==> inputs of job 9050 <==
Design SP_wocg, start of the top module:
module SP_wocg(
	clk,
	rst_n,
	in_valid,
	in_data,
	in_mode,
	out_valid,
	out_data
);
Settings: LEC_CHECK=0, CAP_MARGIN=20, CORE_MARGIN=2, CORE_UTILIZATION=72, CTS_CLUSTER_DIAMETER=33, CTS_CLUSTER_SIZE=21, SETUP_SLACK_MARGIN=0.95, SLEW_MARGIN=20, SYNTH_MEMORY_MAX_BITS=16384; clock period 3.22 ns.
run.sh (not shown) runs the stock make flow with config.mk's settings and CLKGATE_MAP_FILE=.
==> job 2093 (differences from job 9050) <==
--- a/flow/config.mk
+++ b/flow/config.mk
@@ -10,5 +10,2 @@
 export CORE_UTILIZATION = 72
-export CTS_CLUSTER_DIAMETER = 33
-export CTS_CLUSTER_SIZE = 21
-export SETUP_SLACK_MARGIN = 0.95
 export SLEW_MARGIN = 20
==> flow/constraint.sdc (replaced) <==
create_clock -name core_clock -period 6.72 [get_ports {clk}]
set_input_delay 1.3440 -clock core_clock [delete_from_list [all_inputs] [get_ports {clk}]]
set_output_delay 1.3440 -clock core_clock [all_outputs]
set_load 0.01 [all_outputs]
==> job 2963 (differences from job 9050) <==
--- a/flow/config.mk
+++ b/flow/config.mk
@@ -7,2 +7,3 @@
 export LEC_CHECK = 0
+export ABC_AREA = 1
 export CAP_MARGIN = 20
@@ -10,5 +11,2 @@
 export CORE_UTILIZATION = 72
-export CTS_CLUSTER_DIAMETER = 33
-export CTS_CLUSTER_SIZE = 21
-export SETUP_SLACK_MARGIN = 0.95
 export SLEW_MARGIN = 20
==> flow/constraint.sdc (replaced) <==
create_clock -name core_clock -period 5.25 [get_ports {clk}]
set_input_delay 1.0500 -clock core_clock [delete_from_list [all_inputs] [get_ports {clk}]]
set_output_delay 1.0500 -clock core_clock [all_outputs]
set_load 0.01 [all_outputs]
==> job 1913 (differences from job 9050) <==
--- a/flow/config.mk
+++ b/flow/config.mk
@@ -9,6 +9,3 @@
 export CORE_MARGIN = 2
-export CORE_UTILIZATION = 72
-export CTS_CLUSTER_DIAMETER = 33
-export CTS_CLUSTER_SIZE = 21
-export SETUP_SLACK_MARGIN = 0.95
+export CORE_UTILIZATION = 69
 export SLEW_MARGIN = 20
==> flow/constraint.sdc (replaced) <==
create_clock -name core_clock -period 7.58 [get_ports {clk}]
set_input_delay 1.5160 -clock core_clock [delete_from_list [all_inputs] [get_ports {clk}]]
set_output_delay 1.5160 -clock core_clock [all_outputs]
set_load 0.01 [all_outputs]
==> results <==
Post-layout util: job 2963 -; job 9050 -; job 2093 0.7783; job 1913 0.7442
Outcome: job 2963 stopped before the end; job 9050 stopped before the end; job 2093 finished clean; job 1913 finished clean
Failing step: job 2963 global routing (5_1_grt); job 9050 clock tree synthesis (4_1_cts); job 2093 -; job 1913 -
Wire length on met3: job 2963 -; job 9050 -; job 2093 16.75 mm; job 1913 14.55 mm
Area fraction in xor and xnor cells: job 2963 0.04305; job 9050 0.04262; job 2093 0.04262; job 1913 0.04262
Clock tree from TritonCTS: job 2963 -; job 9050 -; job 2093 yes; job 1913 yes
Top fanout value on the critical path: job 2963 -; job 9050 -; job 2093 45; job 1913 58
Count of warning messages emitted by the tools: job 2963 -; job 9050 -; job 2093 109; job 1913 111
Maximum level of the CTS H-tree: job 2963 2; job 9050 -; job 2093 2; job 1913 2
Filler cell count in the final layout: job 2963 -; job 9050 -; job 2093 5,820; job 1913 6,549
Area growth syn-to-layout: job 2963 -; job 9050 -; job 2093 7.019%; job 1913 6.441%
Starting density of the core: job 2963 0.7290; job 9050 0.7273; job 2093 0.7273; job 1913 0.6991
Cells on Worst Hold Path: job 2963 -; job 9050 -; job 2093 0; job 1913 0
Min Hold Slack: job 2963 -; job 9050 -; job 2093 0.4057 ns; job 1913 0.4007 ns
Final antenna-violating net count: job 2963 -; job 9050 -; job 2093 0; job 1913 0
Arrival time at the worst endpoint: job 2963 -; job 9050 -; job 2093 6.96 ns; job 1913 7.73 ns
Y dimension of the die: job 2963 292.8 µm; job 9050 292.0 µm; job 2093 292.0 µm; job 1913 298.2 µm


==> job 3879: inputs <==
Starting RTL as in the previous note.
==> flow/config.mk <==
export PLATFORM = sky130hd
export DESIGN_NAME = SP_wocg
export DESIGN_NICKNAME = SP_wocg
export VERILOG_FILES = /design/flow/design.v
export SDC_FILE = /design/flow/constraint.sdc
export NUM_CORES = 4
export LEC_CHECK = 0
export ABC_AREA = 1
export CAP_MARGIN = 20
export CORE_ASPECT_RATIO = 1.47
export CORE_MARGIN = 2
export CORE_UTILIZATION = 72
export CTS_CLUSTER_DIAMETER = 225
export CTS_CLUSTER_SIZE = 10
export PLACE_DENSITY = 0.39
export SETUP_SLACK_MARGIN = 0.8
export SLEW_MARGIN = 20
export SYNTH_MEMORY_MAX_BITS = 16384
==> flow/constraint.sdc <==
create_clock -name core_clock -period 2.68 [get_ports {clk}]
set_input_delay 0.5360 -clock core_clock [delete_from_list [all_inputs] [get_ports {clk}]]
set_output_delay 0.5360 -clock core_clock [all_outputs]
set_load 0.01 [all_outputs]
==> job 6803 (differences from job 3879) <==
==> flow/config.mk (replaced) <==
export PLATFORM = sky130hd
export DESIGN_NAME = SP_wocg
export DESIGN_NICKNAME = SP_wocg
export VERILOG_FILES = /design/flow/design.v
export SDC_FILE = /design/flow/constraint.sdc
export NUM_CORES = 4
export LEC_CHECK = 0
export CAP_MARGIN = 20
export CORE_MARGIN = 2
export CORE_UTILIZATION = 70
export SLEW_MARGIN = 20
export SYNTH_MEMORY_MAX_BITS = 16384
==> flow/constraint.sdc (replaced) <==
create_clock -name core_clock -period 6.35 [get_ports {clk}]
set_input_delay 1.2700 -clock core_clock [delete_from_list [all_inputs] [get_ports {clk}]]
set_output_delay 1.2700 -clock core_clock [all_outputs]
set_load 0.01 [all_outputs]
==> Changelog: implementation <==
## Flow update

- Post-synth area hogs: sky130_fd_sc_hd__dfrtp_1 22%, sky130_fd_sc_hd__fa_1 14%, sky130_fd_sc_hd__ha_1 11%, sky130_fd_sc_hd__nand2_1 4.6%, sky130_fd_sc_hd__mux2_2 4.6%
- Status: complete, no violations
- Placed inst area: 62210 µm²
- Final RePlAce weighted congestion: between 1 and 1.5
- Cells in synth_stat.txt: about 6900
- Die outline area: approximately 88000 µm²
- Library cells used by synthesis: roughly 120
- Simple-gate portion of the synthesized area: 0.1517
- # rows: 107
- Initial cell density of the core: 0.7035
- Gate Count Post-Synth: approximately 6900
- Post-synth seq share: 0.2183
- Horiz. Die Dim: 296.1 µm
- Mean instance size in the synthesized netlist: ~8.7 µm²
- Complex-gate fraction of the synthesized area: 0.2073
- Adder Share, Synth: 0.2508
Source of the figures above: job 6803

==> Changelog: implementation <==
### Changed

- Status: did not finish
- Adder Share, Synth: 0.2494
- Gate Count Post-Synth: 8443
- First error line in the log: [ERROR DPL-0033] detailed placement checks failed during check placement.
- Total of buffers placed on input and output ports: 24
- Die outline area: 85780 µm²
- Simple-gate portion of the synthesized area: 0.2379
- Library cells used by synthesis: roughly 69
- Stopped at: clock tree synthesis (4_1_cts)
- Initial cell density of the core: 0.7253
- Complex-gate fraction of the synthesized area: 0.1389
- # rows: 128
- Placed inst area: ~77000 µm²
- Post-synth area hogs: sky130_fd_sc_hd__dfrtp_1 22%, sky130_fd_sc_hd__fa_1 14%, sky130_fd_sc_hd__nand2_1 13%, sky130_fd_sc_hd__ha_1 11%, sky130_fd_sc_hd__inv_1 9.6%
- Post-synth seq share: 0.2171
- Final RePlAce weighted congestion: 1.132
- Cells in synth_stat.txt: roughly 8400
- Top cells by count: 2080 x sky130_fd_sc_hd__nand2_1, 1531 x sky130_fd_sc_hd__inv_1, 703 x sky130_fd_sc_hd__nor2_1
- Horiz. Die Dim: roughly 240 µm
Source of the figures above: job 3879



==> yarrow: inputs <==
SP_wocg again, from the RTL that the note above started with.
export LEC_CHECK = 0
export ABC_AREA = 1
export CAP_MARGIN = 10
export CELL_PAD_IN_SITES_GLOBAL_PLACEMENT = 0
export CORE_MARGIN = 2
export CORE_UTILIZATION = 72
export CTS_CLUSTER_DIAMETER = 188
export CTS_CLUSTER_SIZE = 83
export HOLD_SLACK_MARGIN = 0.3
export PLACE_DENSITY = 0.4
export SETUP_SLACK_MARGIN = 1.23
export SLEW_MARGIN = 20
export SYNTH_MEMORY_MAX_BITS = 16384
create_clock -name core_clock -period 5.07 [get_ports {clk}]
==> cedar (differences from yarrow) <==
- ABC_AREA: 1 -> default
- CORE_UTILIZATION: 72 -> 70
- CTS_CLUSTER_DIAMETER: 188 -> default
- CTS_CLUSTER_SIZE: 83 -> default
- HOLD_SLACK_MARGIN: 0.3 -> default
- PLACE_DENSITY: 0.4 -> 0.64
- SETUP_SLACK_MARGIN: 1.23 -> 0.97
==> flow/constraint.sdc (replaced) <==
create_clock -name core_clock -period 6.64 [get_ports {clk}]
set_input_delay 1.3280 -clock core_clock [delete_from_list [all_inputs] [get_ports {clk}]]
set_output_delay 1.3280 -clock core_clock [all_outputs]
set_load 0.01 [all_outputs]
==> comparison <==
- yarrow died in global routing, error GRT-0116. cedar passed the timing, design-rule and antenna checks.
- Between yarrow and cedar, the lower synthesized area is in cedar (gap 0.56%, measured against cedar).
- Of cedar and yarrow, yarrow has the higher synthesized cell count (gap about 19%, measured against yarrow).
- Against cedar, the die area of yarrow is lower by about 2.2%.
==> figures <==
metric	cedar	yarrow
Result of the run	finished clean	stopped before the end
Stage where the flow stopped	-	global routing
Adder-Cell Fraction of Synth Area	0.251	0.249
Share of the synthesized area in the top cell type	0.218	0.217
Die X	296 um	293 um
Synth mux share	0.0645	0.000688
# Post-CTS Setup Buffers	123	222
Yosys synthesis chip area	59,700 um2	60,100 um2
Avg Inst Size Synth	8.70 um2	7.11 um2
Placement-stage worst setup slack	129 ps	-869 ps
Row Count	107	105
H-Tree Level Count	2	1
Nets at Floorplan	7,824	9,407
Synth Seq Share	0.218	0.217


==> run Y <==
SP_wocg again, from the RTL that the note above started with.
Settings: LEC_CHECK=0, ABC_AREA=0, CAP_MARGIN=25, CELL_PAD_IN_SITES_DETAIL_PLACEMENT=1, CELL_PAD_IN_SITES_GLOBAL_PLACEMENT=1, CORE_MARGIN=7, CORE_UTILIZATION=39, GPL_TIMING_DRIVEN=1, MAX_ROUTING_LAYER=met5, MIN_ROUTING_LAYER=met2, PLACE_DENSITY_LB_ADDON=0.03, SETUP_SLACK_MARGIN=-0.2, SLEW_MARGIN=20, SYNTH_MEMORY_MAX_BITS=16384; clock period 8.0 ns.
==> inputs of run K, as changes to run Y <==
==> flow/config.mk (replaced) <==
export PLATFORM = sky130hd
export DESIGN_NAME = SP_wocg
export DESIGN_NICKNAME = SP_wocg
export VERILOG_FILES = /design/flow/design.v
export SDC_FILE = /design/flow/constraint.sdc
export NUM_CORES = 4
export LEC_CHECK = 0
export ABC_AREA = 1
export CAP_MARGIN = 20
export CORE_MARGIN = 2
export CORE_UTILIZATION = 64
export SETUP_SLACK_MARGIN = -0.37
export SLEW_MARGIN = 20
export SYNTH_MEMORY_MAX_BITS = 16384
==> flow/constraint.sdc (replaced) <==
create_clock -name core_clock -period 5.76 [get_ports {clk}]
set_input_delay 1.1520 -clock core_clock [delete_from_list [all_inputs] [get_ports {clk}]]
set_output_delay 1.1520 -clock core_clock [all_outputs]
set_load 0.01 [all_outputs]
==> inputs of run G, as changes to run Y <==
==> flow/config.mk (replaced) <==
export PLATFORM = sky130hd
export DESIGN_NAME = SP_wocg
export DESIGN_NICKNAME = SP_wocg
export VERILOG_FILES = /design/flow/design.v
export SDC_FILE = /design/flow/constraint.sdc
export NUM_CORES = 4
export LEC_CHECK = 0
export CAP_MARGIN = 10
export CELL_PAD_IN_SITES_GLOBAL_PLACEMENT = 1
export CORE_MARGIN = 2
export CORE_UTILIZATION = 72
export PLACE_DENSITY_LB_ADDON = 0.04
export SETUP_SLACK_MARGIN = -0.38
export SLEW_MARGIN = 20
export SYNTH_MEMORY_MAX_BITS = 16384
==> flow/constraint.sdc (replaced) <==
create_clock -name core_clock -period 5.1 [get_ports {clk}]
set_input_delay 1.0200 -clock core_clock [delete_from_list [all_inputs] [get_ports {clk}]]
set_output_delay 1.0200 -clock core_clock [all_outputs]
set_load 0.01 [all_outputs]
==> comparison <==
- Run Y completed without violations. Run G ended with an error in global placement without I/O. Run K finished but failed the layout checks on negative setup slack.
- Against run Y, the register-to-register slack of run K is lower by 0.67 ns.
- Non-clock buffer count: run Y is lower than run K (210).
- In run Y the sequential share of layout area is higher than in run K, by 0.34 points.
- First-iteration DRC count: run Y is higher than run K (about 80%).
- Against run Y, the final cell count of run K is larger by about 12%.
- Between run K and run Y, the lower worst hold slack is in run Y (gap 0.014 ns).
==> figures <==
Register-to-register setup slack: run K -0.21 ns; run G -; run Y 0.46 ns
Routed length per placed instance: run K 17.6 um; run G -; run Y 24.5 um
Ys cells: run K 8443; run G 6860; run Y 6860
Run status: run K failed layout checks; run G stopped before the end; run Y finished clean
Failing step: run K -; run G global placement without I/O; run Y -
Reasons for failing layout checks: run K negative setup slack; run G -; run Y -
Worst r2r path cells: run K 29; run G -; run Y 20
Clock tree buffer depth: run K 3; run G -; run Y 3
Count of placed standard cells in the final layout, fillers left out: run K 10000; run G -; run Y 8927
Pins Over Slew Limit: run K 0; run G -; run Y 0
Drt drc: run K 0; run G -; run Y 0
Final-layout non-clock buffer area share: run K 0.0495; run G -; run Y 0.0247
Unrepaired setup endpoints after global routing: run K yes; run G -; run Y no
Hold-fix buffers, CTS: run K 0; run G -; run Y 0
Final-layout clock buffer total: run K 80; run G -; run Y 100
Row count: run K 112; run G 105; run Y 143
Max-capacitance violation count: run K 0; run G -; run Y 0
Clk sink count: run K 521; run G -; run Y 521
Final-report hold violation count: run K 0; run G -; run Y 0


==> inputs of run A <==
Starting RTL as in the previous note.
Design SP_wocg, start of the top module:
module SP_wocg(
	clk,
	rst_n,
	in_valid,
	in_data,
	in_mode,
	out_valid,
	out_data
);
export LEC_CHECK = 0
export CAP_MARGIN = 0
export CORE_MARGIN = 2
export CORE_UTILIZATION = 70
export CTS_CLUSTER_SIZE = 36
export SLEW_MARGIN = 20
export SYNTH_MEMORY_MAX_BITS = 16384
create_clock -name core_clock -period 5.29 [get_ports {clk}]
==> run Z (differences from run A) <==
CAP_MARGIN = 10   (was 0)
CELL_PAD_IN_SITES_GLOBAL_PLACEMENT = 1   (was default)
CTS_CLUSTER_SIZE = 35   (was 36)
PLACE_DENSITY = 0.64   (was default)
SETUP_SLACK_MARGIN = 0.97   (was default)
==> flow/constraint.sdc (replaced) <==
create_clock -name core_clock -period 6.64 [get_ports {clk}]
set_input_delay 1.3280 -clock core_clock [delete_from_list [all_inputs] [get_ports {clk}]]
set_output_delay 1.3280 -clock core_clock [all_outputs]
set_load 0.01 [all_outputs]
==> results <==
Synthesized cell count is the same in run A and run Z.
Run Z ended with an error in global placement without I/O (3_1_place_gp_skip_io), error GPL-0301. Run A stopped in global routing (5_1_grt), error GRT-0232.
In die area, run Z and run A do not differ.
Synthesized area is the same in run A and run Z.
==> figures <==
item                                                                                                    run Z                     run A
Status                                                                                 stopped before the end    stopped before the end
Stage where the flow stopped                              global placement without I/O (3_1_place_gp_skip_io)  global routing (5_1_grt)
Async SR Flop Fraction                                                                                   1.00                      1.00
Multiplexer fraction of the synthesized cell area                                                      0.0645                    0.0645
Number of register bits inferred by synthesis                                                             521                       521
Floorplan net count                                                                                      7824                      7824
Area of the die                                                                                     87700 um2                 87700 um2
Die outline height                                                                                     296 um                    296 um
Cells after Synth                                                                                        6860                      6860
Adder and majority cell fraction of the synthesized area                                                0.251                     0.251
Die outline width                                                                                      296 um                    296 um
Core Region                                                                                         84900 um2                 84900 um2
